== lane 1 ==
// aoc_solver_top
module aoc_solver_top #(
    parameter WIDTH    = 32,
    parameter HEIGHT   = 32,
    parameter LOG_SIZE = 10
) (
    input         clear,
    input         clock,
    input  [31:0] reg_wdata,
    input         reg_write_strobe,
    input  [3:0]  reg_addr,
    output [31:0] reg_rdata
);
For scale: ~2200 flip-flops, roughly 83000 um^2 of cells after synthesis.
clock: 2.22 ns
lec_check: 0
abc_area: 1
cap_margin: 20
core_margin: 2
core_utilization: 72
cts_cluster_diameter: 381
cts_cluster_size: 21
hold_slack_margin: 0.24
max_routing_layer: met4
setup_slack_margin: -0.16
slew_margin: 20
tns_end_percent: 5
run.sh (not shown) runs the stock make flow with config.mk's settings and CLKGATE_MAP_FILE=.
Lane 1: all stages done; final checks FAILED (setup timing).
Inputs modified between lane 1 and lane 2:
==> flow/config.mk <==
export PLATFORM = sky130hd
export DESIGN_NAME = aoc_solver_top
export DESIGN_NICKNAME = aoc_solver_top
export VERILOG_FILES = /design/flow/design.v
export SDC_FILE = /design/flow/constraint.sdc
export NUM_CORES = 4
export LEC_CHECK = 0
export CAP_MARGIN = 20
export CORE_MARGIN = 2
export CORE_UTILIZATION = 55
export CTS_CLUSTER_SIZE = 97
export SLEW_MARGIN = 20
==> flow/constraint.sdc <==
create_clock -name core_clock -period 4.59 [get_ports {clock}]
set_input_delay 0.9180 -clock core_clock [delete_from_list [all_inputs] [get_ports {clock}]]
set_output_delay 0.9180 -clock core_clock [all_outputs]
set_load 0.01 [all_outputs]
[summary]
Lane 2 completed end to end with timing, DRC and antenna clean. Measured against each other, lane 2 and lane 1 differ in layout overhead on the synthesized area, the lower figure coming from lane 2. Maximum fanout along the worst path (higher): lane 2. Summary — final non-filler cell total, lane 2 relative to lane 1: lower, by 24%. Compare lane 2 and lane 1 | global-route usage lower: lane 2. Count of clock-net buffers in the final layout was lower in lane 1 than in lane 2.
--- input diff lane 2..lane 3 ---
-- flow/config.mk --
<<< lane 2, line 10
export CORE_UTILIZATION = 55
export CTS_CLUSTER_SIZE = 97
>>> lane 3, line 10
export CORE_UTILIZATION = 72
export CTS_CLUSTER_DIAMETER = 147
export SETUP_SLACK_MARGIN = 0.7
==> flow/constraint.sdc <==
create_clock -name core_clock -period 4.9 [get_ports {clock}]
set_input_delay 0.9800 -clock core_clock [delete_from_list [all_inputs] [get_ports {clock}]]
set_output_delay 0.9800 -clock core_clock [all_outputs]
set_load 0.01 [all_outputs]
--- outcome ---
The cell count of lane 3 is lower than that of lane 2. Sort lane 3 and lane 2 by clock power share, ascending, and lane 3 comes first. Die extent in x for lane 3: 12% down relative to lane 2. There was hardly any difference in post-detailed-route DRC marker count between lane 3 and lane 2. The lower final worst slack of lane 3 and lane 2 is in lane 2.
Inputs modified between lane 3 and lane 4:
-- flow/config.mk --
<<< lane 3, line 10
export CORE_UTILIZATION = 72
export CTS_CLUSTER_DIAMETER = 147
export SETUP_SLACK_MARGIN = 0.7
>>> lane 4, line 10
export CORE_UTILIZATION = 40
==> flow/constraint.sdc <==
create_clock -name core_clock -period 5.0 [get_ports {clock}]
set_input_delay 1.0000 -clock core_clock [delete_from_list [all_inputs] [get_ports {clock}]]
set_output_delay 1.0000 -clock core_clock [all_outputs]
set_load 0.01 [all_outputs]
Taking lane 3 as the reference, in lane 4 cell area saw an increase, total of clock buffers placed in the layout saw an increase, tightest hold margin saw a decrease. In the tables for lane 3 and lane 4, pin count of the biggest net entering global routing reads higher with lane 4. Higher non-clock buffer count goes to lane 3 over lane 4. Lane 4 vs lane 3: global-route usage down in lane 4. Worst-case setup margin in the final layout came out higher on lane 4 than on lane 3.

* * *

Setup of JK:
Starting RTL as in the previous note.
export LEC_CHECK = 0
export CAP_MARGIN = 0
export CELL_PAD_IN_SITES_DETAIL_PLACEMENT = 0
export CORE_MARGIN = 2
export CORE_UTILIZATION = 69
export CTS_CLUSTER_SIZE = 57
export HOLD_SLACK_MARGIN = 0.09
export SETUP_SLACK_MARGIN = 0.92
export SLEW_MARGIN = 30
create_clock -name core_clock -period 3.2 [get_ports {clock}]
JK ran in full, but the layout does not pass; the checks complain about setup timing.
#### Input delta (MS over JK)
diff --git a/flow/config.mk b/flow/config.mk
--- a/flow/config.mk
+++ b/flow/config.mk
@@ -6,10 +6,9 @@
 export NUM_CORES = 4
 export LEC_CHECK = 0
-export CAP_MARGIN = 0
+export CAP_MARGIN = 20
 export CELL_PAD_IN_SITES_DETAIL_PLACEMENT = 0
 export CORE_MARGIN = 2
-export CORE_UTILIZATION = 69
-export CTS_CLUSTER_SIZE = 57
+export CORE_UTILIZATION = 67
 export HOLD_SLACK_MARGIN = 0.09
-export SETUP_SLACK_MARGIN = 0.92
+export PLACE_DENSITY = 0.61
 export SLEW_MARGIN = 30
==> results <==
- None of the runs MS and JK ends with a clean layout.
- Final checks on JK, whose flow otherwise completed, came back failing, citing setup timing.
- Sort MS and JK by area overhead of the layout relative to synthesis, descending, and JK comes first.
- Taking JK as the reference, in MS switching part of the total power went down by 0.41 points; slack of the critical path grew by 0.040 ns.
- Diff JK..MS | inverter count | unchanged
- The die extent in y reported for MS is greater than that of JK by 1.5%.
- Re final period utilization: MS is 1.2 points down on JK.
- MS vs. JK: maximum frequency higher; average detailed-routed wire length per instance dropped 3.6 microns; utilization fell 8.5 points.
Inputs modified between MS and AL:
diff --git a/flow/config.mk b/flow/config.mk
--- a/flow/config.mk
+++ b/flow/config.mk
@@ -9,6 +9,8 @@
 export CELL_PAD_IN_SITES_DETAIL_PLACEMENT = 0
 export CORE_MARGIN = 2
-export CORE_UTILIZATION = 67
+export CORE_UTILIZATION = 70
+export CTS_CLUSTER_SIZE = 14
 export HOLD_SLACK_MARGIN = 0.09
 export PLACE_DENSITY = 0.61
+export SETUP_SLACK_MARGIN = 0.75
 export SLEW_MARGIN = 30
Notes after the runs:
Between MS and AL, the area of placed instances figures differ only marginally. Taking MS as the reference, in AL register-to-register setup slack flat, initial antenna violation count grew by 5. AL completed end to end; final checks failed (setup timing). Although it ran to completion, MS produced a layout that fails the final checks because of setup timing.
Changes in TR relative to AL:
diff --git a/flow/config.mk b/flow/config.mk
--- a/flow/config.mk
+++ b/flow/config.mk
@@ -9,8 +9,8 @@
 export CELL_PAD_IN_SITES_DETAIL_PLACEMENT = 0
 export CORE_MARGIN = 2
-export CORE_UTILIZATION = 70
+export CORE_UTILIZATION = 72
 export CTS_CLUSTER_SIZE = 14
 export HOLD_SLACK_MARGIN = 0.09
 export PLACE_DENSITY = 0.61
-export SETUP_SLACK_MARGIN = 0.75
+export SETUP_SLACK_MARGIN = -0.21
 export SLEW_MARGIN = 30
==> flow/constraint.sdc <==
create_clock -name core_clock -period 3.04 [get_ports {clock}]
set_input_delay 0.6080 -clock core_clock [delete_from_list [all_inputs] [get_ports {clock}]]
set_output_delay 0.6080 -clock core_clock [all_outputs]
set_load 0.01 [all_outputs]
### Flow results
The runs compared here, AL and TR, all ended either early or with open violations.
Nothing crashed in TR and all stages finished; the problem is that the final layout failed, the offending checks being setup timing.
Of AL and TR, the lower final worst-path setup slack belongs to TR.
The share of async-settable or async-resettable flops after synthesis of AL and that of TR are within noise of each other.
Looking at net total in the final layout, TR sits 99 lower than AL does.
Run comparison: AL start point of the critical path cur_x_pipe[35][7]; TR start point of the critical path cur_x_pipe[35][8]
Core utilization was higher in the run labelled AL.

* * *

== P ==
The RTL this note starts from:
==> flow/design.v <==
module aoc_solver_top #(
    parameter WIDTH    = 32,
    parameter HEIGHT   = 32,
    parameter LOG_SIZE = 10
) (
    input         clear,
    input         clock,
    input  [31:0] reg_wdata,
    input         reg_write_strobe,
    input  [3:0]  reg_addr,
    output [31:0] reg_rdata
);
    localparam LATENCY = WIDTH + 5;
    localparam CELLS   = WIDTH * HEIGHT;
    localparam [2:0] S_START    = 3'd0;
    localparam [2:0] S_LOAD     = 3'd1;
    localparam [2:0] S_PROCESS  = 3'd2;
    localparam [2:0] S_CHECK    = 3'd3;
    localparam [2:0] S_FINISHED = 3'd4;
    reg  [LOG_SIZE-1:0] ram_write_addr;
    wire ram_write_en = reg_write_strobe & (reg_addr == 4'd3);
    wire start        = reg_write_strobe & (reg_addr == 4'd0) & reg_wdata[0];
    always @(posedge clock)
        if (clear)
            ram_write_addr <= {LOG_SIZE{1'b0}};
        else if (reg_write_strobe & (reg_addr == 4'd2))
            ram_write_addr <= reg_wdata[LOG_SIZE-1:0];
    reg [2:0]          state;
    reg [LOG_SIZE-1:0] x_count, y_count, read_addr;
    reg [15:0]         total_removed;
    reg                has_changed;
    wire in_load      = (state == S_LOAD);
    wire in_process   = (state == S_PROCESS);
    wire enable_shift = in_load | in_process;
    reg mem [0:(1<<LOG_SIZE)-1];
    reg rd_q0, rd_q1, rd_q2;
    always @(posedge clock)
        if (clear) begin
            rd_q0 <= 1'b0;
            rd_q1 <= 1'b0;
            rd_q2 <= 1'b0;
        end else begin
            rd_q0 <= mem[read_addr];
            rd_q1 <= rd_q0;
            rd_q2 <= rd_q1;
        end
    wire row0 = rd_q2;
    reg [WIDTH-1:0] line1, line2;
    wire row1 = line1[WIDTH-1];
    wire row2 = line2[WIDTH-1];
    reg r0c1, r0c2, r1c1, r1c2, r2c1, r2c2;
    always @(posedge clock)
        if (clear) begin
            line1 <= {WIDTH{1'b0}};
            line2 <= {WIDTH{1'b0}};
            {r0c1, r0c2, r1c1, r1c2, r2c1, r2c2} <= 6'd0;
        end else if (enable_shift) begin
            line1 <= {line1[WIDTH-2:0], row0};
            line2 <= {line2[WIDTH-2:0], row1};
            r0c1 <= row0; r0c2 <= r0c1;
            r1c1 <= row1; r1c2 <= r1c1;
            r2c1 <= row2; r2c2 <= r2c1;
        end
    reg [LOG_SIZE-1:0] cur_x_pipe [0:LATENCY-2];
    reg [LOG_SIZE-1:0] cur_y_pipe [0:LATENCY-2];
    reg [LOG_SIZE-1:0] waddr_pipe [0:LATENCY-1];
    integer i;
    always @(posedge clock)
        if (clear) begin
            for (i = 0; i < LATENCY - 1; i = i + 1) begin
                cur_x_pipe[i] <= {LOG_SIZE{1'b0}};
                cur_y_pipe[i] <= {LOG_SIZE{1'b0}};
            end
            for (i = 0; i < LATENCY; i = i + 1)
                waddr_pipe[i] <= {LOG_SIZE{1'b0}};
        end else begin
            cur_x_pipe[0] <= x_count;
            cur_y_pipe[0] <= y_count;
            for (i = 1; i < LATENCY - 1; i = i + 1) begin
                cur_x_pipe[i] <= cur_x_pipe[i-1];
                cur_y_pipe[i] <= cur_y_pipe[i-1];
            end
            waddr_pipe[0] <= read_addr;
            for (i = 1; i < LATENCY; i = i + 1)
                waddr_pipe[i] <= waddr_pipe[i-1];
        end
    wire [LOG_SIZE-1:0] cur_x      = cur_x_pipe[LATENCY-2];
    wire [LOG_SIZE-1:0] cur_y      = cur_y_pipe[LATENCY-2];
    wire [LOG_SIZE-1:0] write_addr = waddr_pipe[LATENCY-1];
    wire is_left   = (cur_x == 0);
    wire is_right  = (cur_x == WIDTH - 1);
    wire is_top    = (cur_y == 0);
    wire is_bottom = (cur_y == HEIGHT - 1);
    wire n_ul = r2c2 & ~(is_top | is_left);
    wire n_u  = r2c1 & ~is_top;
    wire n_ur = row2 & ~(is_top | is_right);
    wire n_l  = r1c2 & ~is_left;
    wire n_r  = row1 & ~is_right;
    wire n_dl = r0c2 & ~(is_bottom | is_left);
    wire n_d  = r0c1 & ~is_bottom;
    wire n_dr = row0 & ~(is_bottom | is_right);
    wire [3:0] count_now = n_ul + n_u + n_ur + n_l + n_r + n_dl + n_d + n_dr;
    reg [3:0] neighbours_count;
    reg       center_delayed;
    always @(posedge clock)
        if (clear) begin
            neighbours_count <= 4'd0;
            center_delayed   <= 1'b0;
        end else if (enable_shift) begin
            neighbours_count <= count_now;
            center_delayed   <= r1c1;
        end
    wire remove    = in_process & center_delayed & (neighbours_count < 4'd4);
    wire advancing = in_load | (in_process & (read_addr < CELLS));
    wire                mem_we    = ram_write_en | remove;
    wire [LOG_SIZE-1:0] mem_waddr = remove ? write_addr : ram_write_addr;
    wire                mem_wdata = remove ? 1'b0 : reg_wdata[0];
    always @(posedge clock)
        if (mem_we)
            mem[mem_waddr] <= mem_wdata;
    always @(posedge clock)
        if (clear) begin
            state         <= S_START;
            x_count       <= {LOG_SIZE{1'b0}};
            y_count       <= {LOG_SIZE{1'b0}};
            read_addr     <= {LOG_SIZE{1'b0}};
            total_removed <= 16'd0;
            has_changed   <= 1'b0;
        end else begin
            if (advancing) begin
                read_addr <= read_addr + 1'b1;
                if (x_count == WIDTH - 1) begin
                    x_count <= {LOG_SIZE{1'b0}};
                    y_count <= y_count + 1'b1;
                end else
                    x_count <= x_count + 1'b1;
            end
            case (state)
                S_START:
                    if (start) begin
                        total_removed <= 16'd0;
                        read_addr     <= {LOG_SIZE{1'b0}};
                        x_count       <= {LOG_SIZE{1'b0}};
                        y_count       <= {LOG_SIZE{1'b0}};
                        has_changed   <= 1'b0;
                        state         <= S_LOAD;
                    end
                S_LOAD:
                    if (read_addr == LATENCY - 1)
                        state <= S_PROCESS;
                S_PROCESS: begin
                    if (remove) begin
                        has_changed   <= 1'b1;
                        total_removed <= total_removed + 16'd1;
                    end
                    if (write_addr == CELLS - 1)
                        state <= S_CHECK;
                end
                S_CHECK:
                    if (has_changed) begin
                        has_changed <= 1'b0;
                        read_addr   <= {LOG_SIZE{1'b0}};
                        x_count     <= {LOG_SIZE{1'b0}};
                        y_count     <= {LOG_SIZE{1'b0}};
                        state       <= S_LOAD;
                    end else
                        state <= S_FINISHED;
                default: ;
            endcase
        end
    wire done = (state == S_FINISHED);
    assign reg_rdata = (reg_addr == 4'd1) ? {total_removed, 15'd0, done} : 32'd0;
endmodule
==> flow/config.mk <==
export PLATFORM = sky130hd
export DESIGN_NAME = aoc_solver_top
export DESIGN_NICKNAME = aoc_solver_top
export VERILOG_FILES = /design/flow/design.v
export SDC_FILE = /design/flow/constraint.sdc
export NUM_CORES = 4
export LEC_CHECK = 0
export CAP_MARGIN = 15
export CELL_PAD_IN_SITES_DETAIL_PLACEMENT = 0
export CORE_MARGIN = 2
export CORE_UTILIZATION = 72
export CTS_CLUSTER_SIZE = 14
export HOLD_SLACK_MARGIN = 0.09
export PLACE_DENSITY = 0.61
export SETUP_SLACK_MARGIN = -0.21
export SLEW_MARGIN = 40
==> flow/constraint.sdc <==
create_clock -name core_clock -period 3.04 [get_ports {clock}]
set_input_delay 0.6080 -clock core_clock [delete_from_list [all_inputs] [get_ports {clock}]]
set_output_delay 0.6080 -clock core_clock [all_outputs]
set_load 0.01 [all_outputs]
Although it ran to completion, P produced a layout that fails the final checks because of setup timing.
> inputs changed (P -> Q)
# P
export LEC_CHECK = 0
export CAP_MARGIN = 15
export CELL_PAD_IN_SITES_DETAIL_PLACEMENT = 0
export CORE_MARGIN = 2
export CORE_UTILIZATION = 72
export CTS_CLUSTER_SIZE = 14
export HOLD_SLACK_MARGIN = 0.09
export PLACE_DENSITY = 0.61
export SETUP_SLACK_MARGIN = -0.21
export SLEW_MARGIN = 40
create_clock -name core_clock -period 3.04 [get_ports {clock}]
# Q
export LEC_CHECK = 0
export CAP_MARGIN = 20
export CELL_PAD_IN_SITES_DETAIL_PLACEMENT = 0
export CORE_MARGIN = 2
export CORE_UTILIZATION = 72
export CTS_CLUSTER_SIZE = 57
export HOLD_SLACK_MARGIN = 0.09
export SETUP_SLACK_MARGIN = 1.31
export SLEW_MARGIN = 30
create_clock -name core_clock -period 4.41 [get_ports {clock}]
[summary]
Q reached the end of the flow, and the finished layout is clean on the timing, design-rule and antenna checks.
Number of placement rows came out exactly the same in Q and P.
Going from P to Q, total routed wirelength now smaller, met2 layer wire length in the routed design higher, cell area after layout decreased by 1.2% relative to the old numbers, internal power lower, time the worst path needs with I/O delays and setup increased 0.017 ns.
Taking P as the reference point, the number of clock buffers inserted by TritonCTS of Q falls by 4.
Q ended up with met4 as its highest layer used for signal routing; P ended up with met5.
#### Input delta (R over Q)
# Q
export LEC_CHECK = 0
export CAP_MARGIN = 20
export CELL_PAD_IN_SITES_DETAIL_PLACEMENT = 0
export CORE_MARGIN = 2
export CORE_UTILIZATION = 72
export CTS_CLUSTER_SIZE = 57
export HOLD_SLACK_MARGIN = 0.09
export SETUP_SLACK_MARGIN = 1.31
export SLEW_MARGIN = 30
create_clock -name core_clock -period 4.41 [get_ports {clock}]
# R
export LEC_CHECK = 0
export CAP_MARGIN = 20
export CORE_MARGIN = 2
export CORE_UTILIZATION = 68
export SLEW_MARGIN = 20
create_clock -name core_clock -period 4.0 [get_ports {clock}]
==> results <==
- Compared with Q, in R area added between synthesis and finish went up 0.40 points, utilization of the core after routing went down 4.5 points, detailed-route DRC error count held, headroom to the max-slew limit went down 8.6 points, total of cells resized after clock tree synthesis went down 65.
- The number of global-route vias before repair of R falls short of that of Q by about 3%.
- Cmp Q and R / detailed placement HPWL / higher: R
- Internal power of the cells, Q and R, lower one = Q.
- Sort Q and R by sequential share of layout area desc -> top: Q
- Relative to Q, met2 track demand over resource in global routing decreased by 5.1 points in R.
- R: PASS, flow complete, no timing, DRC or antenna violations
### R -> S
# R
export LEC_CHECK = 0
export CAP_MARGIN = 20
export CORE_MARGIN = 2
export CORE_UTILIZATION = 68
export SLEW_MARGIN = 20
create_clock -name core_clock -period 4.0 [get_ports {clock}]
# S
export LEC_CHECK = 0
export ABC_AREA = 1
export CAP_MARGIN = 20
export CORE_MARGIN = 2
export CORE_UTILIZATION = 70
export CTS_CLUSTER_DIAMETER = 210
export CTS_CLUSTER_SIZE = 21
export SLEW_MARGIN = 20
create_clock -name core_clock -period 2.22 [get_ports {clock}]
Findings:
S ran in full, but the layout does not pass; the checks complain about setup timing. Synthesized netlist cell count of S exceeds that of R by more than a quarter. Summary — area used by multi-input combinational logic, S relative to R: lower, by 4.3%. S: worst path arrival time is 0.46 ns lower than what R reported. Compared with R, S shows a lower maximum cell stage delay along the critical path. The wire length in S sits 18% above the value recorded for R. Against R, cell area after technology mapping in S rose by a few percent.
Power and IR drop assume default switching activity.
